[design.v]
module oppo (
    input [31:0] in,
    input        cin,
    output [31:0] in_abs
);
    assign in_abs = ({32{cin}} ^ in) + $unsigned(cin);
endmodule
module lzd_4 (
    input [3:0] in,
    output [1:0] out,
    output       zero
);
    assign zero = ~(|in); 
    assign out[0] = (in[2] | ~in[1]) & ~in[3];
    assign out[1] = ~(in[3] | in[2]);
endmodule
module lzd_16 (
    input [15:0] in,
    output [3:0] out,
    output       zero
);
    wire [3:0] z;
    wire [1:0] out_2 [3:0];
    lzd_4 lzd_4_0(in[15:12], out_2[0], z[0]);
    lzd_4 lzd_4_1(in[11: 8], out_2[1], z[1]);
    lzd_4 lzd_4_2(in[ 7: 4], out_2[2], z[2]);
    lzd_4 lzd_4_3(in[ 3: 0], out_2[3], z[3]);
    assign out[2] = z[0] & (~z[1] | z[2] & ~z[3]);
    assign out[3] = z[0] & z[1] & (~z[2] | ~z[3]);
    assign out[1:0] = {2{~out[3] & ~out[2]}} & out_2[0]
                    | {2{~out[3] &  out[2]}} & out_2[1]
                    | {2{ out[3] & ~out[2]}} & out_2[2]
                    | {2{ out[3] &  out[2]}} & out_2[3];
    assign zero = &z;
endmodule
module lzd_32 (
    input [31:0] in,
    output [4:0] out,
    output       zero
);
    wire [1:0] z;
    wire [3:0] out_3_0 [1:0];
    lzd_16 lzd_16_0(in[31:16], out_3_0[0], z[0]);
    lzd_16 lzd_16_1(in[15: 0], out_3_0[1], z[1]);
    assign out[4] = z[0];
    assign out[3:0] = {4{~z[0]}} & out_3_0[0] |
                      {4{ z[0]}} & out_3_0[1];
    assign zero = z[0] & z[1];
endmodule
module divider (
    input div_clk,
    input resetn,
    input div,
    input div_signed,
    input [31:0] x,
    input [31:0] y,
    output [31:0] s,
    output [31:0] r,
    output complete
);
    (*MAX_FANOUT = 50*) reg [64:0] rem;
    reg [31:0] quot;
    reg [31:0] quotM;
    reg [32:0] divisor;
    reg [ 5:0] cout;
    (*MAX_FANOUT = 50*) reg [ 4:0] current_state;
    reg [ 4:0] next_state;
    reg [31:0] x_abs_reg;
    reg [31:0] y_abs_reg;
    wire [31:0] s_abs;
    wire [31:0] r_abs;
    wire s_sign;
    wire r_sign;
    wire [31:0] x_abs;
    wire [31:0] y_abs;
    oppo oppo1(x, x[31] & div_signed, x_abs);
    oppo oppo2(y, y[31] & div_signed, y_abs);
    assign s_sign = x[31] ^ y[31];
    assign r_sign = x[31];
    always @(posedge div_clk) begin
        if (~resetn) begin
            x_abs_reg <= 0;
            y_abs_reg <= 0;
        end
        else if (current_state[0] & div)
            x_abs_reg <= x_abs;
            y_abs_reg <= y_abs;
    end
    wire [31:0] lzd_in;
    wire [ 4:0] lzd_out;
    wire [ 5:0] shft_amt;
    wire long_shft;
    wire short_shft;
    wire [ 5:0] lzd_shamt;
    wire [ 5:0] min_shamt;
    wire quot_one;
    wire [32:0] result;  
    wire zero;
    wire [64:0] shft_src;
    wire [64:0] shft_out;
    wire [32:0] add_A;
    wire [32:0] add_B;
    wire cin;
    wire [32:0] add_out;
    wire final_shift;
    reg  [5:0] first_shft;
    always @(posedge div_clk) begin
        if (~resetn)
            first_shft <= 6'b0;
        else if (current_state[1])
            first_shft <= shft_amt;
    end
    assign final_shift = cout <= lzd_shamt;
    assign shft_src = (current_state[1]) ? {33'b0, x_abs_reg}
                                         : rem;
    assign shft_out = shft_src << shft_amt;
    assign long_shft = ~(rem[64] ^ rem[63]);
    assign short_shft = rem[64] ^ rem[63];
    assign quot_one = shft_out[64] ^ shft_out[63];
    assign lzd_shamt = {zero, {5{~zero}} & lzd_out};
    assign min_shamt  = (~final_shift) ? lzd_shamt : cout;
    assign shft_amt = {6{short_shft}} & 6'b1
                    | {6{long_shft }} & min_shamt;
    assign lzd_in = (current_state[1]) ? y_abs_reg : rem[63:32] ^ {32{rem[64]}};
    assign add_A = shft_out[64:32];
    assign add_B = {33{~rem[64]}} ^ divisor;
    assign cin   = ~rem[64];
    assign add_out = add_A + add_B + $unsigned(cin);
    assign result = (quot_one) ? add_out
                               : shft_out[64:32];
    lzd_32 lzd(lzd_in, lzd_out, zero);
    always @(posedge div_clk) begin
        if (~resetn)
            divisor <= 33'b0;
        else if (current_state[1])
            divisor <= {1'b0, y_abs_reg << lzd_out};
    end
    always @(posedge div_clk) begin
        if (~resetn)
            rem <= 65'b0;
        else if (current_state[1])
            rem <= shft_out;
        else if (current_state[2])
            rem <= {result, rem[30:0], 1'b0};
    end
    wire [31:0] shft_quot = quot << shft_amt[4:0];
    wire [31:0] shft_quotM = ~(~quotM << shft_amt[4:0]);
    always @(posedge div_clk) begin
        if (~resetn | current_state[0]) begin
            quot  <= 32'b0;
            quotM <= 32'b0;
        end
        else if (current_state[2]) begin
            if (~shft_out[64] | shft_out[64] & shft_out[63]) 
                quot <= {shft_quot[31:1], ~shft_out[64] & shft_out[63]};
            else 
                quot <= {shft_quotM[31:1], 1'b1};
            if (~shft_out[64] & shft_out[63])
                quotM <= {shft_quot[31:1], 1'b0};
            else
                quotM <= {shft_quotM[31:1], ~(shft_out[64] & ~shft_out[63])};
        end
    end
    always @(posedge div_clk) begin
        if (~resetn | current_state[0])
            cout <= 6'b100000;
        else if (current_state[2])
            cout <= cout - shft_amt;
    end
    localparam IDLE = 5'b00001,
               INIT = 5'b00010,
               QUOT = 5'b00100,
               FIX  = 5'b01000,
               DONE = 5'b10000;
    always @(posedge div_clk) begin
        if (~resetn)
            current_state <= IDLE;
        else
            current_state <= next_state;
    end
    always @(*) begin
        case (current_state)
            IDLE: begin
                if (~resetn) 
                    next_state = IDLE;
                else if (div)
                    next_state = INIT;
                else
                    next_state = IDLE;
            end
            INIT: next_state = QUOT;
            QUOT: begin
                if (final_shift)
                    next_state = FIX;
                else 
                    next_state = QUOT;
            end
            FIX  :next_state = DONE;
            DONE: next_state = IDLE;
            default: next_state = IDLE;
        endcase
    end
    reg [31:0] s_abs_reg;
    reg [31:0] r_abs_reg;
    assign s_abs = (rem[64]) ? quotM : quot;
    assign r_abs = ((rem[64]) ? rem[63:32] + divisor[31:0] : rem[63:32]) >> first_shft;
    always @(posedge div_clk) begin
        if (~resetn) begin
            s_abs_reg <= 0;
            r_abs_reg <= 0;
        end
        else if (current_state[3])
            s_abs_reg <= s_abs;
            r_abs_reg <= r_abs;
    end
    oppo oppo3(s_abs_reg, s_sign & div_signed, s);
    oppo oppo4(r_abs_reg, r_sign & div_signed, r);
    assign complete = current_state[4];
endmodule
[run.sh]
#!/bin/bash
# the make line also repeats each setting of config.mk as NAME=value (left out here)
make -C /OpenROAD-flow-scripts/flow DESIGN_CONFIG=/design/flow/config.mk WORK_HOME=/design/flow/orfs CLKGATE_MAP_FILE= finish
[config.mk]
export PLATFORM = sky130hd
export DESIGN_NAME = divider
export DESIGN_NICKNAME = divider
export VERILOG_FILES = /design/flow/design.v
export SDC_FILE = /design/flow/constraint.sdc
export NUM_CORES = 4
export LEC_CHECK = 0
export CAP_MARGIN = 20
export CELL_PAD_IN_SITES_DETAIL_PLACEMENT = 0
export CELL_PAD_IN_SITES_GLOBAL_PLACEMENT = 2
export CORE_MARGIN = 2
export CORE_UTILIZATION = 54
export GPL_ROUTABILITY_DRIVEN = 1
export GPL_TIMING_DRIVEN = 0
export MIN_ROUTING_LAYER = met1
export PLACE_DENSITY = 0.69
export SETUP_SLACK_MARGIN = 0.85
export SLEW_MARGIN = 35
export TNS_END_PERCENT = 75
[constraint.sdc]
create_clock -name core_clock -period 7.15 [get_ports {div_clk}]
set_input_delay 1.4300 -clock core_clock [delete_from_list [all_inputs] [get_ports {div_clk}]]
set_output_delay 1.4300 -clock core_clock [all_outputs]
set_load 0.01 [all_outputs]
==> results of run 1 <==
==> flow_summary.toml, run 1 <==
# yosys + openroad results
[logic_synthesis]
synth.area.mux_share_pct = 18.29
edf_count = 0
synth_largest_type_area_fraction_pct = 19.03
synth_sequential_area_ratio_pct = 19.03
yosysCellCount = 4480
synth_top_flop_cell = "sky130_fd_sc_hd__dfxtp_1"
syn-instance-count = 4480
post_synth_xor_area_fraction_pct = 7.293
common_cells = "560 x sky130_fd_sc_hd__nor2_1, 503 x sky130_fd_sc_hd__nand2_1, 501 x sky130_fd_sc_hd__mux2i_1"
most_common_cell = "sky130_fd_sc_hd__nor2_1"
synth_cell_types = 102
netlist_area_mm2 = 0.03218
synth_warnings = 3
synth.area.top_cells = "sky130_fd_sc_hd__dfxtp_1 19%, sky130_fd_sc_hd__mux2i_1 16%, sky130_fd_sc_hd__nor2_1 6.5%, sky130_fd_sc_hd__xnor2_1 6.1%, sky130_fd_sc_hd__nand2_1 5.9%"
compound_area_share_pct = 23.94
yosys.area_share.simple_pct = 22.65
synthArstFlopShare_pct = 0
yosys.stat.chipArea_mm2 = 0.03218
synthesis.area_per_instance_um2 = 7.184
fp_nets = 4634
yosys.area_share.adder_pct = 3.413
top_logic_kind = "AND-OR/OR-AND gates"
yosys.area.top_type = "sky130_fd_sc_hd__dfxtp_1"
ys_seq_elements = 306

[die]
fp.dieH_um = 248.1
std_cell_rows = 89
initCoreUtil_pct = 54.53
die_w_um = 248.1
core_mm2 = 0.05902
die_area_mm2 = 0.06157

[outcome]
run_status = "did not finish"
stop_stage = "3_1_place_gp_skip_io"
error_msg = "[ERROR GPL-0301] Utilization 105.237 % exceeds 100%."
==> run 2: changes to the inputs <==
CELL_PAD_IN_SITES_DETAIL_PLACEMENT = unset   (was 0)
CELL_PAD_IN_SITES_GLOBAL_PLACEMENT = unset   (was 2)
CORE_ASPECT_RATIO = 0.55   (was unset)
CORE_UTILIZATION = 65   (was 54)
CTS_CLUSTER_SIZE = 52   (was unset)
GPL_ROUTABILITY_DRIVEN = unset   (was 1)
GPL_TIMING_DRIVEN = unset   (was 0)
MAX_ROUTING_LAYER = met4   (was unset)
MIN_ROUTING_LAYER = unset   (was met1)
PLACE_DENSITY = unset   (was 0.69)
PLACE_DENSITY_LB_ADDON = 0.04   (was unset)
SETUP_SLACK_MARGIN = 1.3   (was 0.85)
TNS_END_PERCENT = unset   (was 75)
clock period = 5.47 ns   (was 7.15 ns; I/O delays follow)
==> run 2 against run 1 <==
  * The run fails in 5_1_grt
  * Synthesized area unchanged
  * Synthesized cell count unchanged
  * Die area decreased by 17%
==> flow_summary.toml, run 2 <==
# yosys + openroad results
[logic_synthesis]
synth.area.top_cells = "sky130_fd_sc_hd__dfxtp_1 19%, sky130_fd_sc_hd__mux2i_1 16%, sky130_fd_sc_hd__nor2_1 6.5%, sky130_fd_sc_hd__xnor2_1 6.1%, sky130_fd_sc_hd__nand2_1 5.9%"
top_logic_kind = "AND-OR/OR-AND gates"
synth_sequential_area_ratio_pct = 19.03
synthArstFlopShare_pct = 0
common_cells = "560 x sky130_fd_sc_hd__nor2_1, 503 x sky130_fd_sc_hd__nand2_1, 501 x sky130_fd_sc_hd__mux2i_1"
yosys.stat.chipArea_mm2 = 0.03218
synth.area.mux_share_pct = 18.29
synthesis.area_per_instance_um2 = 7.184
post_synth_xor_area_fraction_pct = 7.293
synth_cell_types = 102
yosys.area.top_type = "sky130_fd_sc_hd__dfxtp_1"
compound_area_share_pct = 23.94
ys_seq_elements = 306
edf_count = 0
netlist_area_mm2 = 0.03218
most_common_cell = "sky130_fd_sc_hd__nor2_1"
synth_largest_type_area_fraction_pct = 19.03
yosysCellCount = 4480
yosys.area_share.adder_pct = 3.413
fp_nets = 4634
synth_top_flop_cell = "sky130_fd_sc_hd__dfxtp_1"
syn-instance-count = 4480
yosys.area_share.simple_pct = 22.65
synth_warnings = 3

[die]
fp.dieH_um = 169.0
initCoreUtil_pct = 65.86
std_cell_rows = 60
core_mm2 = 0.04887
die_w_um = 304.0
die_area_mm2 = 0.05139
num_io_pins = 133

[placement]
place.gp.congestion = 1.276
post-place-cells = 5735
dpl.hpwl_mm = 117.9
buffer_ports.inserted = 132

[clock_network]
numCtsBuffers = 30
clk_path_buf_depth = 3
cts.root.buffer_cell = "sky130_fd_sc_hd__clkbuf_16"
cts-htree-levels = 1
clock-sinks = 306

[outcome]
run_status = "did not finish"
stop_stage = "5_1_grt"
error_msg = "[ERROR GRT-0232] Routing congestion too high. Check the congestion heatmap in the GUI."

[global_route]
grt_usage_pct = 75.70
grt_overflow_total = 86
run 2: metrics by stage:
step / TNS [ns] / utilization [%] / setup slack (ns) / cell area (um2)
after CTS: -148.76 / 87.26 / -3.197 / 42640
after global placement: -165.38 / 82.44 / -3.303 / 40290
after floorplan: -104.23 / - / -3.131 / 34080
after detailed placement: -184.15 / 82.45 / -3.475 / 40300
run 2: routing by layer:
metal | track usage [%] | GRT overflow
met1 | 82.34 | 6
met2 | 87.56 | 36
met5 | - | -
met4 | 55.74 | 28
met3 | 61.63 | 16
run 2: timing repair:
item / in CTS
setup endpoints to repair: 258
pin swaps: 43
hold buffers: 0
resized: 204
gates cloned: 1
setup buffers: 54
==> run 3: changes to the inputs <==
CORE_ASPECT_RATIO = unset   (was 0.55)
CORE_UTILIZATION = 71   (was 65)
CTS_CLUSTER_DIAMETER = 364   (was unset)
CTS_CLUSTER_SIZE = 100   (was 52)
HOLD_SLACK_MARGIN = -0.07   (was unset)
MAX_ROUTING_LAYER = unset   (was met4)
PLACE_DENSITY = 0.39   (was unset)
PLACE_DENSITY_LB_ADDON = unset   (was 0.04)
SETUP_SLACK_MARGIN = unset   (was 1.3)
SLEW_MARGIN = 20   (was 35)
TNS_END_PERCENT = 5   (was unset)
clock period = 4.75 ns   (was 5.47 ns; I/O delays follow)
==> run 3 against run 2 <==
  * The run again fails in 5_1_grt
  * Synthesized area is the same
  * Die area shrank 8.4%
  * Synthesized cell count is the same
==> flow_summary.toml, run 3 <==
# yosys + openroad results
[outcome]
run_status = "did not finish"
stop_stage = "5_1_grt"
error_msg = "[ERROR GRT-0232] Routing congestion too high. Check the congestion heatmap in the GUI."

[logic_synthesis]
yosys.stat.chipArea_mm2 = 0.03218
fp_nets = 4634
edf_count = 0
synthArstFlopShare_pct = 0
synth_cell_types = 102
yosysCellCount = 4480
top_logic_kind = "AND-OR/OR-AND gates"
synth_largest_type_area_fraction_pct = 19.03
yosys.area_share.simple_pct = 22.65
syn-instance-count = 4480
synth.area.top_cells = "sky130_fd_sc_hd__dfxtp_1 19%, sky130_fd_sc_hd__mux2i_1 16%, sky130_fd_sc_hd__nor2_1 6.5%, sky130_fd_sc_hd__xnor2_1 6.1%, sky130_fd_sc_hd__nand2_1 5.9%"
common_cells = "560 x sky130_fd_sc_hd__nor2_1, 503 x sky130_fd_sc_hd__nand2_1, 501 x sky130_fd_sc_hd__mux2i_1"
yosys.area_share.adder_pct = 3.413
most_common_cell = "sky130_fd_sc_hd__nor2_1"
compound_area_share_pct = 23.94
synth_sequential_area_ratio_pct = 19.03
synthesis.area_per_instance_um2 = 7.184
netlist_area_mm2 = 0.03218
post_synth_xor_area_fraction_pct = 7.293
synth_warnings = 3
synth_top_flop_cell = "sky130_fd_sc_hd__dfxtp_1"
synth.area.mux_share_pct = 18.29
yosys.area.top_type = "sky130_fd_sc_hd__dfxtp_1"
ys_seq_elements = 306

[die]
fp.dieH_um = 216.9
die_w_um = 216.9
core_mm2 = 0.04509
die_area_mm2 = 0.04705
std_cell_rows = 78
num_io_pins = 133
initCoreUtil_pct = 71.38

[clock_network]
cts.root.buffer_cell = "sky130_fd_sc_hd__clkbuf_16"
cts-htree-levels = 1
cts_hold_buffers = 0
clk_path_buf_depth = 3
clock-sinks = 306
numCtsBuffers = 7

[global_route]
grt_overflow_total = 617
grt_usage_pct = 83.94

[placement]
post-place-cells = 5692
buffer_ports.inserted = 132
dpl.hpwl_mm = 98.81
place.gp.congestion = 1.175
## run 3: repair_timing
item / CTS
pin swaps: 90
setup endpoints to repair: 208
resized: 296
buffers inserted: 35
gates cloned: 2
## run 3: metal layers
layer,GRT overflow,track usage [%]
met5,1,43.33
met4,216,84.25
met3,38,69.11
met2,333,99.55
met1,29,83.74
## run 3: stage by stage
step	hold slack, ns	util, %	area (um2)	setup WS (ns)
after floorplan	0.4284	-	32780	-3.881
after global placement	0.4417	87.64	39520	-3.642
after detailed placement	0.4502	87.64	39520	-3.915
after CTS	0.4768	90.73	40910	-3.571
==> run 4: changes to the inputs <==
ABC_AREA = 0   (was unset)
CELL_PAD_IN_SITES_DETAIL_PLACEMENT = 2   (was unset)
CORE_ASPECT_RATIO = 0.7   (was unset)
CORE_MARGIN = 6   (was 2)
CORE_UTILIZATION = 67   (was 71)
CTS_CLUSTER_DIAMETER = unset   (was 364)
CTS_CLUSTER_SIZE = 87   (was 100)
GPL_ROUTABILITY_DRIVEN = 0   (was unset)
GPL_TIMING_DRIVEN = 1   (was unset)
HOLD_SLACK_MARGIN = unset   (was -0.07)
MAX_ROUTING_LAYER = met5   (was unset)
PLACE_DENSITY = unset   (was 0.39)
TNS_END_PERCENT = unset   (was 5)
clock period = 7.52 ns   (was 4.75 ns; I/O delays follow)
==> run 4 against run 3 <==
  * The flow stops in 3_5_place_dp
  * Die area rose by 14%
  * Synthesized area did not move
  * Synthesized cell count did not move
==> flow_summary.toml, run 4 <==
# yosys + openroad results
[logic_synthesis]
synth_largest_type_area_fraction_pct = 19.03
ys_seq_elements = 306
synth_warnings = 3
syn-instance-count = 4480
yosys.area_share.adder_pct = 3.413
fp_nets = 4634
most_common_cell = "sky130_fd_sc_hd__nor2_1"
yosysCellCount = 4480
yosys.area.top_type = "sky130_fd_sc_hd__dfxtp_1"
common_cells = "560 x sky130_fd_sc_hd__nor2_1, 503 x sky130_fd_sc_hd__nand2_1, 501 x sky130_fd_sc_hd__mux2i_1"
synth_cell_types = 102
edf_count = 0
netlist_area_mm2 = 0.03218
synth_sequential_area_ratio_pct = 19.03
yosys.stat.chipArea_mm2 = 0.03218
post_synth_xor_area_fraction_pct = 7.293
compound_area_share_pct = 23.94
synth.area.top_cells = "sky130_fd_sc_hd__dfxtp_1 19%, sky130_fd_sc_hd__mux2i_1 16%, sky130_fd_sc_hd__nor2_1 6.5%, sky130_fd_sc_hd__xnor2_1 6.1%, sky130_fd_sc_hd__nand2_1 5.9%"
top_logic_kind = "AND-OR/OR-AND gates"
synthArstFlopShare_pct = 0
yosys.area_share.simple_pct = 22.65
synthesis.area_per_instance_um2 = 7.184
synth_top_flop_cell = "sky130_fd_sc_hd__dfxtp_1"
synth.area.mux_share_pct = 18.29

[die]
initCoreUtil_pct = 68.62
std_cell_rows = 66
fp.dieH_um = 195.4
die_w_um = 274.0
num_io_pins = 133
die_area_mm2 = 0.05352
core_mm2 = 0.04691

[outcome]
run_status = "did not finish"
stop_stage = "3_5_place_dp"
error_msg = "Error: detail_place.tcl, 38 bad optional access"

[placement]
buffer_ports.inserted = 132
run 4: through the flow:
| stage | instance area, um2 | hold WS [ns] |
|---|---|---|
| floorplan | 32790 | 0.4284 |
| global placement | 37670 | 0.4408 |
==> run 5: changes to the inputs <==
ABC_AREA = unset   (was 0)
CELL_PAD_IN_SITES_DETAIL_PLACEMENT = unset   (was 2)
CORE_ASPECT_RATIO = unset   (was 0.7)
CORE_MARGIN = 2   (was 6)
CORE_UTILIZATION = 61   (was 67)
CTS_CLUSTER_SIZE = 52   (was 87)
GPL_ROUTABILITY_DRIVEN = unset   (was 0)
GPL_TIMING_DRIVEN = unset   (was 1)
MAX_ROUTING_LAYER = unset   (was met5)
SETUP_SLACK_MARGIN = 1.3   (was unset)
clock period = 5.47 ns   (was 7.52 ns; I/O delays follow)
==> run 5 against run 4 <==
  * Now fails the layout checks on negative setup slack
  * Synthesized area is the same
  * Synthesized cell count stayed put
  * Die area grew 2.0%
==> flow_summary.toml, run 5 <==
# implementation run metrics
[cells_and_area]
finish.instance_area_mm2 = 0.04408
synthesis_to_layout_area_growth_pct = 36.95
layout.nets = 5394

[sta]
timing.max_slew.rel_slack_pct = 15.80
worst_slack_ns = -3.708
clock.fmax_ghz = 0.1090
final-hold-violation-count = 0
max_slew.worst_pin.slew_ns = 1.253
timing.final.setup_violations = 139
setup_repair_after_global_routing_missed_its_margin = "true"
fin_crit_ns = 9.178
timing.clock.skew_ns = 0.03203
slew_viol_final = 0
min_period_over_period_pct = 167.8
final.hold.worst_slack_ns = 0.4575

[setup_path]
critical-path-top-delay-family = "AND-OR/OR-AND gates"
worst_setup_path_start_kind = "flop"
ff2ff_path_depth = 46
critPathBufInv = 8
cp-startpoint = "current_state[1]"
r2r_end = "rem[64]"
cp.arrival_ns = 9.68
critPathCapture = "rem[64]"
critPathRequiredTime_ns = 5.97
setup_crit_end_kind = "flop"
cpPeakStageDelay_ns = 0.54
timing.critical_path.depth = 46
class_of_the_most_critical_setup_path = "flop to flop"
setup_slack_of_the_worst_register_to_register_path_ns = -3.71
worstPathMaxFanout = 8
r2r_start = "current_state[1]"
timing.critical_path.slowest_stage_cell = "sky130_fd_sc_hd__or4_4"
crit_top_cell = "sky130_fd_sc_hd__buf_6"

[clock_network]
cts-htree-levels = 2
cts.root.buffer_cell = "sky130_fd_sc_hd__clkbuf_16"
clock-sinks = 306
cts_tree = "done"
numCtsBuffers = 37
cts.reportedPaths.clkPinSlew_ns = 0.06
insertion_delay_late_pin_ns = 0.59
clk_path_buf_depth = 3

[job]
warnings = 32
max_cap_viol_count = 0

[placement]
place_worst_setup_slack_ns = -3.573
placedInstanceArea_mm2 = 0.04062
dpl.hpwl_mm = 106.4
place.gp.congestion = 1.089
buffer_ports.inserted = 132

[logic_synthesis]
top_logic_kind = "AND-OR/OR-AND gates"
most_common_cell = "sky130_fd_sc_hd__nor2_1"
yosysCellCount = 4480
syn-instance-count = 4480
synth_top_flop_cell = "sky130_fd_sc_hd__dfxtp_1"
synth_cell_types = 102
synthesis.area_per_instance_um2 = 7.184
synth_warnings = 3
yosys.area.top_type = "sky130_fd_sc_hd__dfxtp_1"
common_cells = "560 x sky130_fd_sc_hd__nor2_1, 503 x sky130_fd_sc_hd__nand2_1, 501 x sky130_fd_sc_hd__mux2i_1"
synth_largest_type_area_fraction_pct = 19.03
yosys.area_share.adder_pct = 3.413
fp_nets = 4634
post_synth_xor_area_fraction_pct = 7.293
synth.area.top_cells = "sky130_fd_sc_hd__dfxtp_1 19%, sky130_fd_sc_hd__mux2i_1 16%, sky130_fd_sc_hd__nor2_1 6.5%, sky130_fd_sc_hd__xnor2_1 6.1%, sky130_fd_sc_hd__nand2_1 5.9%"
ys_seq_elements = 306
edf_count = 0
yosys.area_share.simple_pct = 22.65
netlist_area_mm2 = 0.03218
yosys.stat.chipArea_mm2 = 0.03218
synth.area.mux_share_pct = 18.29
compound_area_share_pct = 23.94
synthArstFlopShare_pct = 0
synth_sequential_area_ratio_pct = 19.03

[drt]
postRouteAntennaNets = 0
viasPerCell = 6.878
firstDrtPassIters = 9
drt_first_iter_violations = 6442
post-route-drc-count = 0
wl_per_cell_um = 25.24
route.vias.total = 40960
route.final.wire_length_mm = 150.3

[global_route]
grt_antenna_before_repair = 6
grt_usage_pct = 51.00
vias_in_the_first_global_route = 37500
largest_net_degree_at_the_start_of_global_routing = 76
grt_pass1_wl_mm = 216.1
grt_overflow_total = 0

[die]
std_cell_rows = 84
initCoreUtil_pct = 61.49
core_mm2 = 0.05234
fp.dieH_um = 233.7
num_io_pins = 133
die_area_mm2 = 0.05462
die_w_um = 233.7

[worst_hold_path]
min_to = "x_abs_reg[6]"
worst_hold_path.num_cells = 2
start_point_of_the_worst_hold_path = "x_abs_reg[6]"
min-delay-path-class = "flop to flop"

[outcome]
layout.failed_checks = "negative setup slack"
run_status = "complete, but fails checks"
## run 5: cell type report
type	instances	area, um2
Fill cell	3187	8264
Inverter	88	392.9
Sequential cell	306	6146
Timing Repair Buffer	1067	9079
Antenna cell	1	2.502
Clock buffer	45	1007
Multi-Input combinational cell	3738	26320
Timing Repair inverter	2	27.53
Tap cell	688	860.8
Clock inverter	20	239.0
## run 5: per-layer routing
| layer | vias up | track usage [%] | wire length (um) |
|---|---|---|---|
| met5 | - | 0 | 96 |
| met4 | 8 | 31.92 | 12520 |
| met3 | 1012 | 17.72 | 22530 |
| met2 | 3392 | 75.27 | 61390 |
| met1 | 18800 | 63.32 | 53790 |
| li1 | 17750 | - | - |
## run 5: timing repair
item | 4_1_cts | 5_1_grt
setup buffers | 35 | 43
resized | 143 | 208
hold buffers | 0 | 0
setup endpoints to repair | 254 | 274
pin swaps | 49 | 86
endpoints found under the hold margin | 0 | 0
gates cloned | 3 | 7
## run 5: metrics by stage
stage | util [%] | TNS (ns) | instances
final | 84.21 | -203.97 | 5955
after global routing | 84.21 | -219.05 | 5954
after CTS | 81.69 | -155.21 | 5904
after detailed placement | 77.60 | -218.73 | 5801
after global placement | 77.60 | -203.41 | 5801
after floorplan | - | -104.23 | 4480
==> run 6: changes to the inputs <==
ABC_AREA = 0   (was unset)
CORE_UTILIZATION = 69   (was 61)
CTS_CLUSTER_DIAMETER = 246   (was unset)
CTS_CLUSTER_SIZE = 96   (was 52)
PLACE_DENSITY = 0.36   (was unset)
SETUP_SLACK_MARGIN = unset   (was 1.3)
TNS_END_PERCENT = 20   (was unset)
clock period = 5.62 ns   (was 5.47 ns; I/O delays follow)
==> run 6 against run 5 <==
  * The flow now stops in 5_1_grt
  * Die area fell by 11%
  * Synthesized cell count is the same
  * Synthesized area is the same
==> flow_summary.toml, run 6 <==
# yosys + openroad results
[placement]
buffer_ports.inserted = 132
place.gp.congestion = 1.081
dpl.hpwl_mm = 99.55
post-place-cells = 5650

[global_route]
grt_usage_pct = 67.06
grt_overflow_total = 6

[clock_network]
cts.root.buffer_cell = "sky130_fd_sc_hd__clkbuf_16"
cts-htree-levels = 1
numCtsBuffers = 7
clock-sinks = 306
clk_path_buf_depth = 3

[outcome]
run_status = "did not finish"
stop_stage = "5_1_grt"
error_msg = "[ERROR GRT-0232] Routing congestion too high. Check the congestion heatmap in the GUI."

[logic_synthesis]
yosysCellCount = 4480
synth_cell_types = 102
top_logic_kind = "AND-OR/OR-AND gates"
fp_nets = 4634
synth_top_flop_cell = "sky130_fd_sc_hd__dfxtp_1"
common_cells = "560 x sky130_fd_sc_hd__nor2_1, 503 x sky130_fd_sc_hd__nand2_1, 501 x sky130_fd_sc_hd__mux2i_1"
post_synth_xor_area_fraction_pct = 7.293
compound_area_share_pct = 23.94
synth.area.mux_share_pct = 18.29
yosys.area_share.simple_pct = 22.65
synth_warnings = 3
netlist_area_mm2 = 0.03218
synth.area.top_cells = "sky130_fd_sc_hd__dfxtp_1 19%, sky130_fd_sc_hd__mux2i_1 16%, sky130_fd_sc_hd__nor2_1 6.5%, sky130_fd_sc_hd__xnor2_1 6.1%, sky130_fd_sc_hd__nand2_1 5.9%"
syn-instance-count = 4480
most_common_cell = "sky130_fd_sc_hd__nor2_1"
synth_largest_type_area_fraction_pct = 19.03
yosys.area_share.adder_pct = 3.413
edf_count = 0
synthesis.area_per_instance_um2 = 7.184
synth_sequential_area_ratio_pct = 19.03
synthArstFlopShare_pct = 0
yosys.area.top_type = "sky130_fd_sc_hd__dfxtp_1"
yosys.stat.chipArea_mm2 = 0.03218
ys_seq_elements = 306

[die]
die_area_mm2 = 0.04839
std_cell_rows = 79
die_w_um = 220.0
num_io_pins = 133
initCoreUtil_pct = 69.57
core_mm2 = 0.04626
fp.dieH_um = 220.0
run 6: what timing repair did:
item	CTS
gates cloned	5
pin swaps	71
hold buffers	0
buffers inserted	53
resized	177
setup endpoints to repair	140
run 6: stage by stage:
step | setup WS [ns] | utilization, % | instance area, um2 | hold slack [ns]
after CTS | -2.833 | 87.98 | 40700 | 0.4751
after detailed placement | -3.093 | 84.94 | 39290 | 0.4479
after global placement | -2.850 | 84.94 | 39290 | 0.4398
after floorplan | -3.009 | - | 32900 | 0.4284
run 6: per-layer routing:
metal,GRT overflow,GRT usage [%]
met5,0,14.37
met1,0,69.64
met3,0,43.41
met4,3,61.61
met2,3,89.70
==> run 7: changes to the inputs <==
ABC_AREA = unset   (was 0)
CORE_UTILIZATION = 72   (was 69)
CTS_CLUSTER_DIAMETER = 188   (was 246)
CTS_CLUSTER_SIZE = 26   (was 96)
MAX_ROUTING_LAYER = met4   (was unset)
PLACE_DENSITY = unset   (was 0.36)
PLACE_DENSITY_LB_ADDON = 0.2   (was unset)
SETUP_SLACK_MARGIN = 2.6   (was unset)
TNS_END_PERCENT = unset   (was 20)
clock period = 8.72 ns   (was 5.62 ns; I/O delays follow)
==> run 7 against run 6 <==
  * The layout now fails its checks (negative setup slack)
  * Die area fell by 4.1%
  * Synthesized area did not move
  * Synthesized cell count did not move
==> flow_summary.toml, run 7 <==
# implementation run metrics
[outcome]
run_status = "complete, but fails checks"
layout.failed_checks = "negative setup slack"

[job]
max_cap_viol_count = 0
warnings = 30

[setup_path]
cpPeakStageDelay_ns = 0.83
class_of_the_most_critical_setup_path = "flop to flop"
critical-path-top-delay-family = "AND-OR/OR-AND gates"
timing.critical_path.slowest_stage_cell = "sky130_fd_sc_hd__mux2i_1"
cp.arrival_ns = 9.68
timing.critical_path.depth = 39
r2r_start = "rem[53]"
critPathBufInv = 5
worstPathMaxFanout = 14
setup_slack_of_the_worst_register_to_register_path_ns = -0.44
critPathRequiredTime_ns = 9.23
ff2ff_path_depth = 39
critPathCapture = "rem[64]"
worst_setup_path_start_kind = "flop"
r2r_end = "rem[64]"
cp-startpoint = "rem[53]"
crit_top_cell = "sky130_fd_sc_hd__buf_4"
setup_crit_end_kind = "flop"

[sta]
min_period_over_period_pct = 105.1
final-hold-violation-count = 0
clock.fmax_ghz = 0.1091
fin_crit_ns = 9.165
timing.final.setup_violations = 5
setup_repair_after_global_routing_missed_its_margin = "true"
worst_slack_ns = -0.4448
timing.clock.skew_ns = 0.03001
timing.max_slew.rel_slack_pct = 25.51
slew_viol_final = 0
max_slew.worst_pin.slew_ns = 1.107

[logic_synthesis]
common_cells = "560 x sky130_fd_sc_hd__nor2_1, 503 x sky130_fd_sc_hd__nand2_1, 501 x sky130_fd_sc_hd__mux2i_1"
synth_top_flop_cell = "sky130_fd_sc_hd__dfxtp_1"
synth_warnings = 3
netlist_area_mm2 = 0.03218
compound_area_share_pct = 23.94
synth.area.mux_share_pct = 18.29
fp_nets = 4634
syn-instance-count = 4480
edf_count = 0
ys_seq_elements = 306
synth.area.top_cells = "sky130_fd_sc_hd__dfxtp_1 19%, sky130_fd_sc_hd__mux2i_1 16%, sky130_fd_sc_hd__nor2_1 6.5%, sky130_fd_sc_hd__xnor2_1 6.1%, sky130_fd_sc_hd__nand2_1 5.9%"
synth_cell_types = 102
synthArstFlopShare_pct = 0
yosys.area.top_type = "sky130_fd_sc_hd__dfxtp_1"
yosys.area_share.simple_pct = 22.65
top_logic_kind = "AND-OR/OR-AND gates"
yosys.area_share.adder_pct = 3.413
most_common_cell = "sky130_fd_sc_hd__nor2_1"
yosysCellCount = 4480
synthesis.area_per_instance_um2 = 7.184
synth_sequential_area_ratio_pct = 19.03
yosys.stat.chipArea_mm2 = 0.03218
post_synth_xor_area_fraction_pct = 7.293
synth_largest_type_area_fraction_pct = 19.03

[die]
fp.dieH_um = 215.4
core_mm2 = 0.04412
die_w_um = 215.4
std_cell_rows = 77
initCoreUtil_pct = 72.94
num_io_pins = 133
die_area_mm2 = 0.04641

[drt]
viasPerCell = 7.350
post-route-drc-count = 0
drt_first_iter_violations = 8265
route.vias.total = 38720
firstDrtPassIters = 15
route.final.wire_length_mm = 133.0
postRouteAntennaNets = 0
wl_per_cell_um = 25.25

[placement]
place.gp.congestion = 1.177
placedInstanceArea_mm2 = 0.03536
dpl.hpwl_mm = 88.70
buffer_ports.inserted = 132

[worst_hold_path]
min-delay-path-class = "flop to flop"
worst_hold_path.num_cells = 2
start_point_of_the_worst_hold_path = "x_abs_reg[0]"
min_to = "x_abs_reg[0]"

[clock_network]
cts_hold_buffers = 0
clk_path_buf_depth = 3
cts.root.buffer_cell = "sky130_fd_sc_hd__clkbuf_16"
numCtsBuffers = 15
cts-htree-levels = 1
cts_tree = "done"
insertion_delay_late_pin_ns = 0.57
clock-sinks = 306
cts.reportedPaths.clkPinSlew_ns = 0.12

[global_route]
grt_usage_pct = 53.51
largest_net_degree_at_the_start_of_global_routing = 88
vias_in_the_first_global_route = 34340
grt_antenna_before_repair = 5
grt_overflow_total = 0
grt_pass1_wl_mm = 193.5

[cells_and_area]
synthesis_to_layout_area_growth_pct = 18.43
layout.nets = 4820
postLayoutCoreUtil_pct = 86.38
finish.instance_area_mm2 = 0.03812
run 7: what timing repair did:
action | CTS | global route
endpoints found under the setup margin | 158 | 184
gates cloned | 8 | 3
hold endpoints to repair | 0 | 0
setup buffers | 52 | 81
resized | 81 | 222
pin swaps | 39 | 70
run 7: final cells by class:
type | instances | area (um2)
multi-input cells | 3743 | 25790
flip-flops and latches | 306 | 6143
fillers | 2562 | 6008
repair buffers | 511 | 4623
well taps | 592 | 740.7
inverters | 88 | 390.4
clock buffers | 17 | 382.9
clock inverters | 2 | 17.52
diodes | 7 | 17.52
repair inverters | 1 | 8.758
run 7: per-stage QoR:
step | setup TNS [ns] | std cells | hold WS, ns | setup WS (ns)
after floorplan | 0 | 4480 | 0.4284 | 0.09131
after global placement | 0 | 5096 | 0.4406 | 0.1909
after detailed placement | -0.04668 | 5096 | 0.4452 | -0.03779
after CTS | 0 | 5175 | 0.4678 | 0.1954
after global routing | -2.160 | 5266 | 0.4918 | -0.5429
final | -1.437 | 5267 | 0.4718 | -0.4448
run 7: layer usage:
metal  wire (um)  global-route usage [%]  vias to the layer above
met5           0                       -                        -
met4       14130                   39.59                        0
met3       19070                   17.32                     1255
met2       53910                   76.43                     3519
met1       45870                   62.68                    17360
li1            -                       -                    16580
==> run 8: changes to the inputs <==
ABC_AREA = 0   (was unset)
CAP_MARGIN = 25   (was 20)
CELL_PAD_IN_SITES_DETAIL_PLACEMENT = 2   (was unset)
CORE_ASPECT_RATIO = 0.6   (was unset)
CORE_UTILIZATION = 40   (was 72)
CTS_CLUSTER_DIAMETER = 344   (was 188)
CTS_CLUSTER_SIZE = 92   (was 26)
GPL_ROUTABILITY_DRIVEN = 0   (was unset)
GPL_TIMING_DRIVEN = 0   (was unset)
MAX_ROUTING_LAYER = unset   (was met4)
MIN_ROUTING_LAYER = met2   (was unset)
PLACE_DENSITY_LB_ADDON = unset   (was 0.2)
SETUP_SLACK_MARGIN = unset   (was 2.6)
SLEW_MARGIN = 10   (was 20)
TNS_END_PERCENT = 25   (was unset)
clock period = 10.0 ns   (was 8.72 ns; I/O delays follow)
==> run 8 against run 7 <==
  * The flow now stops in 5_1_grt
  * Synthesized area did not move
  * Synthesized cell count did not move
  * Die area rose by 78%
==> flow_summary.toml, run 8 <==
# yosys + openroad results
[outcome]
run_status = "did not finish"
stop_stage = "5_1_grt"
error_msg = "[ERROR GRT-0116] Global routing finished with congestion. Check the congestion regions in the DRC Viewer."

[logic_synthesis]
yosys.area_share.simple_pct = 22.65
synth_sequential_area_ratio_pct = 19.03
edf_count = 0
synth.area.mux_share_pct = 18.29
yosysCellCount = 4480
post_synth_xor_area_fraction_pct = 7.293
synth_cell_types = 102
synth_largest_type_area_fraction_pct = 19.03
synth_warnings = 3
netlist_area_mm2 = 0.03218
fp_nets = 4634
syn-instance-count = 4480
yosys.stat.chipArea_mm2 = 0.03218
top_logic_kind = "AND-OR/OR-AND gates"
most_common_cell = "sky130_fd_sc_hd__nor2_1"
compound_area_share_pct = 23.94
synthArstFlopShare_pct = 0
synth_top_flop_cell = "sky130_fd_sc_hd__dfxtp_1"
ys_seq_elements = 306
synthesis.area_per_instance_um2 = 7.184
common_cells = "560 x sky130_fd_sc_hd__nor2_1, 503 x sky130_fd_sc_hd__nand2_1, 501 x sky130_fd_sc_hd__mux2i_1"
yosys.area.top_type = "sky130_fd_sc_hd__dfxtp_1"
synth.area.top_cells = "sky130_fd_sc_hd__dfxtp_1 19%, sky130_fd_sc_hd__mux2i_1 16%, sky130_fd_sc_hd__nor2_1 6.5%, sky130_fd_sc_hd__xnor2_1 6.1%, sky130_fd_sc_hd__nand2_1 5.9%"
yosys.area_share.adder_pct = 3.413

[die]
core_mm2 = 0.07958
std_cell_rows = 80
fp.dieH_um = 223.7
num_io_pins = 133
die_w_um = 370.2
die_area_mm2 = 0.08282
initCoreUtil_pct = 40.44

[clock_network]
clk_path_buf_depth = 3
numCtsBuffers = 7
cts_hold_buffers = 0
cts.root.buffer_cell = "sky130_fd_sc_hd__clkbuf_16"
cts-htree-levels = 1
clock-sinks = 306

[global_route]
grt_overflow_total = 7780
grt_usage_pct = 111.7

[placement]
post-place-cells = 5679
place_worst_setup_slack_ns = -5.320
dpl.hpwl_mm = 194.7
buffer_ports.inserted = 131
run 8: per-stage QoR:
stage          hold WS [ns]  cell area (um2)
3_5_place_dp         0.4708            34860
3_3_place_gp         0.4473            34850
4_1_cts              0.4990            37490
2_1_floorplan        0.4284            32210
run 8: timing repair:
| item | 4_1_cts |
|---|---|
| endpoints found under the hold margin | 0 |
| buffers inserted | 77 |
| resized | 529 |
| pin swaps | 58 |
| endpoints found under the setup margin | 157 |
run 8: layer usage:
metal / track usage (%) / GRT overflow
met1: - / -
met2: 100.3 / 1228
met3: 136.8 / 5343
met4: 92.85 / 715
met5: 119.6 / 494
==> run 9: changes to the inputs <==
ABC_AREA = 1   (was 0)
CAP_MARGIN = 30   (was 25)
CELL_PAD_IN_SITES_DETAIL_PLACEMENT = 1   (was 2)
CELL_PAD_IN_SITES_GLOBAL_PLACEMENT = 2   (was unset)
CORE_ASPECT_RATIO = 1.47   (was 0.6)
CORE_MARGIN = 6   (was 2)
CORE_UTILIZATION = 47   (was 40)
CTS_CLUSTER_DIAMETER = 95   (was 344)
CTS_CLUSTER_SIZE = 18   (was 92)
GPL_ROUTABILITY_DRIVEN = 1   (was 0)
GPL_TIMING_DRIVEN = unset   (was 0)
HOLD_SLACK_MARGIN = 0.05   (was unset)
MIN_ROUTING_LAYER = unset   (was met2)
PLACE_DENSITY = 0.7   (was unset)
SLEW_MARGIN = 0   (was 10)
TNS_END_PERCENT = 85   (was 25)
clock period = 10.4 ns   (was 10.0 ns; I/O delays follow)
==> run 9 against run 8 <==
  * The flow stops in 3_1_place_gp_skip_io
  * Die area decreased by 15%
  * Synthesized cell count increased by 16%
  * Synthesized area decreased by 6.0%
==> flow_summary.toml, run 9 <==
# yosys + openroad results
[logic_synthesis]
ys_seq_elements = 306
fp_nets = 5332
post_synth_xor_area_fraction_pct = 8.361
synthesis.area_per_instance_um2 = 5.844
most_common_cell = "sky130_fd_sc_hd__nand2_1"
syn-instance-count = 5178
synth_cell_types = 70
yosys.area_share.adder_pct = 3.630
top_logic_kind = "simple AND/OR/NAND/NOR gates"
synth.area.mux_share_pct = 1.191
synth_warnings = 3
yosys.stat.chipArea_mm2 = 0.03026
compound_area_share_pct = 23.59
edf_count = 0
common_cells = "1447 x sky130_fd_sc_hd__nand2_1, 535 x sky130_fd_sc_hd__o21ai_0, 523 x sky130_fd_sc_hd__inv_1"
yosys.area_share.simple_pct = 31.52
yosys.area.top_type = "sky130_fd_sc_hd__dfxtp_1"
yosysCellCount = 5178
synth_sequential_area_ratio_pct = 20.24
synthArstFlopShare_pct = 0
netlist_area_mm2 = 0.03026
synth.area.top_cells = "sky130_fd_sc_hd__dfxtp_1 20%, sky130_fd_sc_hd__nand2_1 18%, sky130_fd_sc_hd__o21ai_0 8.8%, sky130_fd_sc_hd__inv_1 6.5%, sky130_fd_sc_hd__a21oi_1 6.2%"
synth_largest_type_area_fraction_pct = 20.24
synth_top_flop_cell = "sky130_fd_sc_hd__dfxtp_1"

[die]
std_cell_rows = 112
initCoreUtil_pct = 47.56
die_area_mm2 = 0.07073
fp.dieH_um = 319.6
die_w_um = 221.3
core_mm2 = 0.06362

[outcome]
run_status = "did not finish"
stop_stage = "3_1_place_gp_skip_io"
error_msg = "[ERROR GPL-0301] Utilization 100.556 % exceeds 100%."
==> run 10: changes to the inputs <==
ABC_AREA = unset   (was 1)
CAP_MARGIN = 20   (was 30)
CELL_PAD_IN_SITES_DETAIL_PLACEMENT = unset   (was 1)
CELL_PAD_IN_SITES_GLOBAL_PLACEMENT = unset   (was 2)
CORE_ASPECT_RATIO = unset   (was 1.47)
CORE_MARGIN = 2   (was 6)
CORE_UTILIZATION = 40   (was 47)
CTS_CLUSTER_DIAMETER = unset   (was 95)
CTS_CLUSTER_SIZE = unset   (was 18)
GPL_ROUTABILITY_DRIVEN = unset   (was 1)
HOLD_SLACK_MARGIN = unset   (was 0.05)
PLACE_DENSITY = unset   (was 0.7)
SLEW_MARGIN = 20   (was 0)
TNS_END_PERCENT = unset   (was 85)
clock period = 9.41 ns   (was 10.4 ns; I/O delays follow)
==> run 10 against run 9 <==
  * Die area is 17% higher
  * Now clean on timing, DRC and antenna
  * Synthesized cell count is 13% lower
  * Synthesized area is 6.4% higher
==> flow_summary.toml, run 10 <==
# implementation run metrics
[setup_path]
timing.critical_path.depth = 41
ff2ff_path_depth = 41
setup_slack_of_the_worst_register_to_register_path_ns = 0.29
critical-path-top-delay-family = "AND-OR/OR-AND gates"
critPathCapture = "rem[64]"
cp-startpoint = "current_state[1]"
crit_top_cell = "sky130_fd_sc_hd__nor2_1"
setup_crit_end_kind = "flop"
cpPeakStageDelay_ns = 0.57
timing.critical_path.slowest_stage_cell = "sky130_fd_sc_hd__or4_1"
r2r_end = "rem[64]"
worst_setup_path_start_kind = "flop"
critPathRequiredTime_ns = 9.93
critPathBufInv = 4
class_of_the_most_critical_setup_path = "flop to flop"
worstPathMaxFanout = 30
cp.arrival_ns = 9.64
r2r_start = "current_state[1]"

[die]
initCoreUtil_pct = 40.22
die_w_um = 287.7
die_area_mm2 = 0.08275
std_cell_rows = 104
fp.dieH_um = 287.7
num_io_pins = 133
core_mm2 = 0.08003

[drt]
route.final.wire_length_mm = 129.4
route.antenna.diode_count = 0
firstDrtPassIters = 6
viasPerCell = 6.088
wl_per_cell_um = 22.89
post-route-drc-count = 0
drt_first_iter_violations = 3379
route.vias.total = 34410
postRouteAntennaNets = 0

[logic_synthesis]
most_common_cell = "sky130_fd_sc_hd__nor2_1"
synthesis.area_per_instance_um2 = 7.184
top_logic_kind = "AND-OR/OR-AND gates"
fp_nets = 4634
yosysCellCount = 4480
synth_sequential_area_ratio_pct = 19.03
compound_area_share_pct = 23.94
yosys.area_share.simple_pct = 22.65
post_synth_xor_area_fraction_pct = 7.293
syn-instance-count = 4480
yosys.stat.chipArea_mm2 = 0.03218
synth.area.top_cells = "sky130_fd_sc_hd__dfxtp_1 19%, sky130_fd_sc_hd__mux2i_1 16%, sky130_fd_sc_hd__nor2_1 6.5%, sky130_fd_sc_hd__xnor2_1 6.1%, sky130_fd_sc_hd__nand2_1 5.9%"
synthArstFlopShare_pct = 0
yosys.area_share.adder_pct = 3.413
synth_largest_type_area_fraction_pct = 19.03
synth_top_flop_cell = "sky130_fd_sc_hd__dfxtp_1"
edf_count = 0
netlist_area_mm2 = 0.03218
synth.area.mux_share_pct = 18.29
common_cells = "560 x sky130_fd_sc_hd__nor2_1, 503 x sky130_fd_sc_hd__nand2_1, 501 x sky130_fd_sc_hd__mux2i_1"
synth_warnings = 3
yosys.area.top_type = "sky130_fd_sc_hd__dfxtp_1"
synth_cell_types = 102
ys_seq_elements = 306

[clock_network]
insertion_delay_late_pin_ns = 0.60
numCtsBuffers = 41
cts.root.buffer_cell = "sky130_fd_sc_hd__clkbuf_16"
cts.reportedPaths.clkPinSlew_ns = 0.06
cts_tree = "done"
clk_path_buf_depth = 3
cts-htree-levels = 2
clock-sinks = 306

[placement]
dpl.hpwl_mm = 98.59
buffer_ports.inserted = 132
post-place-cells = 5567
place.gp.congestion = 1.028

[worst_hold_path]
min-delay-path-class = "flop to flop"
worst_hold_path.num_cells = 2
start_point_of_the_worst_hold_path = "x_abs_reg[10]"
min_to = "x_abs_reg[10]"

[global_route]
global_route.usage.met2_pct = 47.72
grt_overflow_total = 0
grt_pass1_wl_mm = 193.8
grt_most_used_layer = "met2"
grt_usage_pct = 30.04
grt_util_met1_pct = 40.50
largest_net_degree_at_the_start_of_global_routing = 105
grt_antenna_before_repair = 1
grtUsageMet3_pct = 5.127
vias_in_the_first_global_route = 31450

[sta]
clock.fmax_ghz = 0.1097
fin_crit_ns = 9.116
min_period_over_period_pct = 96.87
timing.max_slew.rel_slack_pct = 29.12
slew_viol_final = 0
final-hold-violation-count = 0
timing.final.setup_violations = 0
max_slew.worst_pin.slew_ns = 1.059
timing.clock.skew_ns = 0.02994

[cells_and_area]
layout.nets = 4716
synthesis_to_layout_area_growth_pct = 15.46
instances_no_fill = 5652
filler_instances = 8241

[job]
max_cap_viol_count = 0
warnings = 29

[outcome]
run_status = "no timing/DRC/antenna violations"
## run 10: repair_timing
item	4_1_cts	5_1_grt
pin swaps	0	11
setup buffers	0	8
gates cloned	0	4
setup endpoints to repair	1	7
gates resized	1	41
hold buffers	0	0
## run 10: metrics by stage
step / worst slack [ns] / area (um2) / hold WS (ns) / setup TNS, ns / utilization, %
2_1_floorplan: 0.01585 / 32280 / 0.4284 / 0 / -
3_3_place_gp: 0.09299 / 35500 / 0.4388 / 0 / 44.36
3_5_place_dp: 0.002249 / 35500 / 0.4457 / 0 / 44.36
6_report: 0.2943 / 37160 / 0.4508 / 0 / 46.44
4_1_cts: 0.02230 / 36840 / 0.4528 / 0 / 46.04
5_1_grt: -0.04961 / 37160 / 0.4719 / -0.05845 / 46.44
## run 10: final cells by class
class / count / area (um2) / area share (%)
Tap cell: 1060 / 1326 / 3.569
Timing Repair Buffer: 386 / 3422 / 9.208
Inverter: 88 / 357.8 / 0.9629
Timing Repair inverter: 1 / 8.758 / 0.02357
Sequential cell: 306 / 6140 / 16.52
Multi-Input combinational cell: 3738 / 24570 / 66.12
Clock buffer: 58 / 1191 / 3.205
Clock inverter: 15 / 145.1 / 0.3906
## run 10: layer usage
metal  wire length, um  part of all wire, %  up-vias
met5                 0                    0        -
met4              5337                  4.1        0
met3             10630                  8.2      253
met2             57450                   44     1488
met1             55980                   43    16280
li1                  -                    -    16390
==> run 11: changes to the inputs <==
CORE_UTILIZATION = 70   (was 40)
CTS_CLUSTER_SIZE = 60   (was unset)
GPL_ROUTABILITY_DRIVEN = 1   (was unset)
HOLD_SLACK_MARGIN = -0.08   (was unset)
MAX_ROUTING_LAYER = met4   (was unset)
PLACE_DENSITY = 0.64   (was unset)
SETUP_SLACK_MARGIN = 1.63   (was unset)
TNS_END_PERCENT = 70   (was unset)
clock period = 9.18 ns   (was 9.41 ns; I/O delays follow)
==> run 11 against run 10 <==
  * The layout now fails its checks (max-capacitance violations, max-slew violations, negative setup slack)
  * Via count increased by 9.0%
  * Register-to-register slack got worse by 1.1 ns
  * Setup slack got worse by 1.1 ns
==> flow_summary.toml, run 11 <==
# implementation run metrics
[logic_synthesis]
yosys.area_share.simple_pct = 22.65
top_logic_kind = "AND-OR/OR-AND gates"
synth_largest_type_area_fraction_pct = 19.03
edf_count = 0
synth_sequential_area_ratio_pct = 19.03
synthArstFlopShare_pct = 0
post_synth_xor_area_fraction_pct = 7.293
yosysCellCount = 4480
yosys.area.top_type = "sky130_fd_sc_hd__dfxtp_1"
synth_cell_types = 102
most_common_cell = "sky130_fd_sc_hd__nor2_1"
compound_area_share_pct = 23.94
ys_seq_elements = 306
yosys.stat.chipArea_mm2 = 0.03218
syn-instance-count = 4480
synth.area.mux_share_pct = 18.29
synth_warnings = 3
common_cells = "560 x sky130_fd_sc_hd__nor2_1, 503 x sky130_fd_sc_hd__nand2_1, 501 x sky130_fd_sc_hd__mux2i_1"
synthesis.area_per_instance_um2 = 7.184
yosys.area_share.adder_pct = 3.413
synth.area.top_cells = "sky130_fd_sc_hd__dfxtp_1 19%, sky130_fd_sc_hd__mux2i_1 16%, sky130_fd_sc_hd__nor2_1 6.5%, sky130_fd_sc_hd__xnor2_1 6.1%, sky130_fd_sc_hd__nand2_1 5.9%"
netlist_area_mm2 = 0.03218
fp_nets = 4634
synth_top_flop_cell = "sky130_fd_sc_hd__dfxtp_1"

[setup_path]
r2r_start = "current_state[1]"
timing.critical_path.depth = 42
setup_crit_end_kind = "flop"
setup_slack_of_the_worst_register_to_register_path_ns = -0.84
worstPathMaxFanout = 28
critical-path-top-delay-family = "AND-OR/OR-AND gates"
critPathRequiredTime_ns = 9.64
ff2ff_path_depth = 42
worst_setup_path_start_kind = "flop"
cp-startpoint = "current_state[1]"
critPathBufInv = 8
class_of_the_most_critical_setup_path = "flop to flop"
crit_top_cell = "sky130_fd_sc_hd__buf_6"
critPathCapture = "rem[64]"
r2r_end = "rem[64]"
timing.critical_path.slowest_stage_cell = "sky130_fd_sc_hd__a2111oi_1"
cpPeakStageDelay_ns = 1.53
cp.arrival_ns = 10.48

[drt]
route.final.wire_length_mm = 130.8
wl_per_cell_um = 25.28
postRouteAntennaNets = 0
firstDrtPassIters = 10
drt_first_iter_violations = 6339
viasPerCell = 7.255
post-route-drc-count = 0
route.vias.total = 37520

[clock_network]
clk_path_buf_depth = 3
cts.root.buffer_cell = "sky130_fd_sc_hd__clkbuf_16"
numCtsBuffers = 35
insertion_delay_late_pin_ns = 0.58
cts-htree-levels = 2
clock-sinks = 306
cts_hold_buffers = 0
cts.reportedPaths.clkPinSlew_ns = 0.07
cts_tree = "done"

[global_route]
largest_net_degree_at_the_start_of_global_routing = 108
grt_overflow_total = 0
vias_in_the_first_global_route = 33400
grt_pass1_wl_mm = 191.3
grt_usage_pct = 52.53
grt_antenna_before_repair = 3

[sta]
setup_repair_after_global_routing_missed_its_margin = "true"
timing.clock.skew_ns = 0.03368
clock.fmax_ghz = 0.09977
timing.final.setup_violations = 10
final-hold-violation-count = 0
max_slew.worst_pin.slew_ns = 1.913
fin_crit_ns = 10.02
slew_viol_final = 2
worst_slack_ns = -0.8428
min_period_over_period_pct = 109.2
timing.max_slew.rel_slack_pct = -27.86

[placement]
post-place-cells = 5009
dpl.hpwl_mm = 89.94
place.gp.congestion = 1.124
place_worst_setup_slack_ns = 0.1687
buffer_ports.inserted = 132

[outcome]
run_status = "complete, but fails checks"
layout.failed_checks = "max-capacitance violations, max-slew violations, negative setup slack"

[job]
warnings = 35
max_cap_viol_count = 1

[die]
std_cell_rows = 78
fp.dieH_um = 218.4
initCoreUtil_pct = 70.92
die_w_um = 218.4
die_area_mm2 = 0.04771
core_mm2 = 0.04538
num_io_pins = 133

[worst_hold_path]
min_to = "x_abs_reg[16]"
worst_hold_path.num_cells = 2
start_point_of_the_worst_hold_path = "x_abs_reg[16]"
min-delay-path-class = "flop to flop"

[cells_and_area]
instances_no_fill = 5172
layout.nets = 4696
filler_instances = 3052
layout.area.comb_mm2 = 0.02534
register_area_mm2 = 0.006143
synthesis_to_layout_area_growth_pct = 15.59
==> run 11: layer usage <==
metal | vias up | track usage, % | share of wire [%]
met5 | - | - | 0
met4 | 0 | 38.10 | 9.9
met3 | 974 | 15.16 | 14
met2 | 3055 | 78.00 | 42
met1 | 17120 | 60.36 | 34
li1 | 16370 | - | -
==> run 11: layout make-up <==
type	instances	area share, %
Multi-Input combinational cell	3738	68.12
Sequential cell	306	16.51
Timing Repair Buffer	370	9.185
Clock buffer	53	2.808
Tap cell	600	2.018
Inverter	88	1.022
Clock inverter	10	0.2321
Timing Repair inverter	3	0.07063
Antenna cell	4	0.02691
==> run 11: per-stage QoR <==
step,hold WS [ns],setup TNS (ns),area (um2),utilization [%]
finish,0.4608,-5.640,37200,81.98
global route,0.4793,-5.955,37200,81.97
detailed placement,0.4486,0,34330,75.65
floorplan,0.4284,0,32790,-
CTS,0.4569,0,36530,80.49
global placement,0.4399,0,34330,75.65
==> run 11: timing repair <==
item,CTS,global route
endpoints found under the setup margin,111,108
resized,129,85
buffers inserted,59,30
pin swaps,54,50
gates cloned,5,2
==> run 12: changes to the inputs <==
CORE_UTILIZATION = 54   (was 70)
CTS_CLUSTER_SIZE = unset   (was 60)
GPL_ROUTABILITY_DRIVEN = unset   (was 1)
HOLD_SLACK_MARGIN = unset   (was -0.08)
MAX_ROUTING_LAYER = unset   (was met4)
PLACE_DENSITY = unset   (was 0.64)
SETUP_SLACK_MARGIN = unset   (was 1.63)
TNS_END_PERCENT = unset   (was 70)
clock period = 9.99 ns   (was 9.18 ns; I/O delays follow)
==> run 12 against run 11 <==
  * The run now finishes clean
  * Highest routed layer is now met5
  * Register-to-register slack improved by 1.1 ns
  * Global-route usage decreased by 11 points
  * Via count decreased by 7.5%
  * Die area increased by 29%
  * Core utilization decreased by 21 points
  * Flip-flop count unchanged
  * Routed wire length increased by 1.1%
  * Synthesized area unchanged
  * First-iteration DRC count decreased by 32%
  * Cell count increased by 1.9%
==> flow_summary.toml, run 12 <==
# implementation run metrics
[setup_path]
timing.critical_path.slowest_stage_cell = "sky130_fd_sc_hd__or4_4"
r2r_start = "rem[64]"
timing.critical_path.depth = 39
critical-path-top-delay-family = "AND-OR/OR-AND gates"
critPathCapture = "rem[58]"
worstPathMaxFanout = 93
critPathRequiredTime_ns = 10.50
cp-startpoint = "rem[64]"
setup_slack_of_the_worst_register_to_register_path_ns = 0.30
cp.arrival_ns = 10.20
ff2ff_path_depth = 39
cpPeakStageDelay_ns = 0.58
crit_top_cell = "sky130_fd_sc_hd__buf_4"
setup_crit_end_kind = "flop"
class_of_the_most_critical_setup_path = "flop to flop"
critPathBufInv = 7
worst_setup_path_start_kind = "flop"
r2r_end = "rem[58]"

[clock_network]
insertion_delay_late_pin_ns = 0.60
clk_path_buf_depth = 3
cts_tree = "done"
cts_hold_buffers = 0
cts.reportedPaths.clkPinSlew_ns = 0.07
clock-sinks = 306
cts-htree-levels = 2
numCtsBuffers = 38
cts.root.buffer_cell = "sky130_fd_sc_hd__clkbuf_16"

[cells_and_area]
register_area_mm2 = 0.006142
layout.area.comb_mm2 = 0.02447
synthesis_to_layout_area_growth_pct = 11.81
filler_instances = 5678
layout.nets = 4619

[logic_synthesis]
yosys.area_share.simple_pct = 22.65
yosys.stat.chipArea_mm2 = 0.03218
synth.area.top_cells = "sky130_fd_sc_hd__dfxtp_1 19%, sky130_fd_sc_hd__mux2i_1 16%, sky130_fd_sc_hd__nor2_1 6.5%, sky130_fd_sc_hd__xnor2_1 6.1%, sky130_fd_sc_hd__nand2_1 5.9%"
synthArstFlopShare_pct = 0
yosys.area_share.adder_pct = 3.413
edf_count = 0
synth_cell_types = 102
synth_top_flop_cell = "sky130_fd_sc_hd__dfxtp_1"
common_cells = "560 x sky130_fd_sc_hd__nor2_1, 503 x sky130_fd_sc_hd__nand2_1, 501 x sky130_fd_sc_hd__mux2i_1"
ys_seq_elements = 306
synth_warnings = 3
synth_sequential_area_ratio_pct = 19.03
yosys.area.top_type = "sky130_fd_sc_hd__dfxtp_1"
fp_nets = 4634
yosysCellCount = 4480
most_common_cell = "sky130_fd_sc_hd__nor2_1"
syn-instance-count = 4480
netlist_area_mm2 = 0.03218
compound_area_share_pct = 23.94
synthesis.area_per_instance_um2 = 7.184
top_logic_kind = "AND-OR/OR-AND gates"
post_synth_xor_area_fraction_pct = 7.293
synth.area.mux_share_pct = 18.29
synth_largest_type_area_fraction_pct = 19.03

[job]
max_cap_viol_count = 0
warnings = 29

[drt]
wl_per_cell_um = 25.08
route.vias.total = 34710
firstDrtPassIters = 8
viasPerCell = 6.586
postRouteAntennaNets = 0
post-route-drc-count = 0
drt_first_iter_violations = 4285
route.final.wire_length_mm = 132.2

[placement]
place.gp.congestion = 1.053
buffer_ports.inserted = 132
place_worst_setup_slack_ns = 0.1974
dpl.hpwl_mm = 98.89

[worst_hold_path]
start_point_of_the_worst_hold_path = "x_abs_reg[9]"
min-delay-path-class = "flop to flop"
worst_hold_path.num_cells = 2
min_to = "x_abs_reg[9]"

[sta]
slew_viol_final = 0
clock.fmax_ghz = 0.1032
timing.final.setup_violations = 0
worst_slack_ns = 0.3002
fin_crit_ns = 9.690
timing.max_slew.rel_slack_pct = 12.83
max_slew.worst_pin.slew_ns = 1.308
timing.clock.skew_ns = 0.03766
final-hold-violation-count = 0
min_period_over_period_pct = 96.99

[global_route]
grt_overflow_total = 0
grt_pass1_wl_mm = 195.2
grt_usage_pct = 41.41
grt_antenna_before_repair = 4
largest_net_degree_at_the_start_of_global_routing = 94
vias_in_the_first_global_route = 31330

[die]
fp.dieH_um = 248.1
initCoreUtil_pct = 54.53
core_mm2 = 0.05902
die_area_mm2 = 0.06157
die_w_um = 248.1
std_cell_rows = 89
num_io_pins = 133

[outcome]
run_status = "no timing/DRC/antenna violations"
## run 12: area by class of cell
class	count	area share [%]
multi-input combinational	3737	68.00
sequential	306	17.07
timing repair buffer	294	7.357
clock buffer	46	2.948
tap	773	2.688
inverter	88	0.9666
clock inverter	24	0.9562
antenna	2	0.01391
## run 12: repair_timing
action | in CTS | in global routing
setup endpoints to repair | 0 | 18
setup buffers | 0 | 7
gates resized | 0 | 21
## run 12: layer usage
layer	GRT usage (%)	vias to the layer above	share of wire, %
met3	10.12	504	10
met4	29.15	8	8.0
met1	51.97	16160	40
met5	0	-	0.042
li1	-	16210	-
met2	62.14	1825	42
## run 12: per-stage QoR
stage | std cells | utilization, % | hold slack (ns) | cell area (um2) | setup TNS, ns
floorplan | 4480 | - | 0.4284 | 32210 | 0
global placement | 5190 | 58.28 | 0.4359 | 34400 | 0
detailed placement | 5190 | 58.28 | 0.4438 | 34400 | 0
CTS | 5260 | 60.66 | 0.4509 | 35800 | 0
global route | 5268 | 60.96 | 0.4634 | 35980 | -0.1280
finish | 5270 | 60.97 | 0.4487 | 35990 | 0
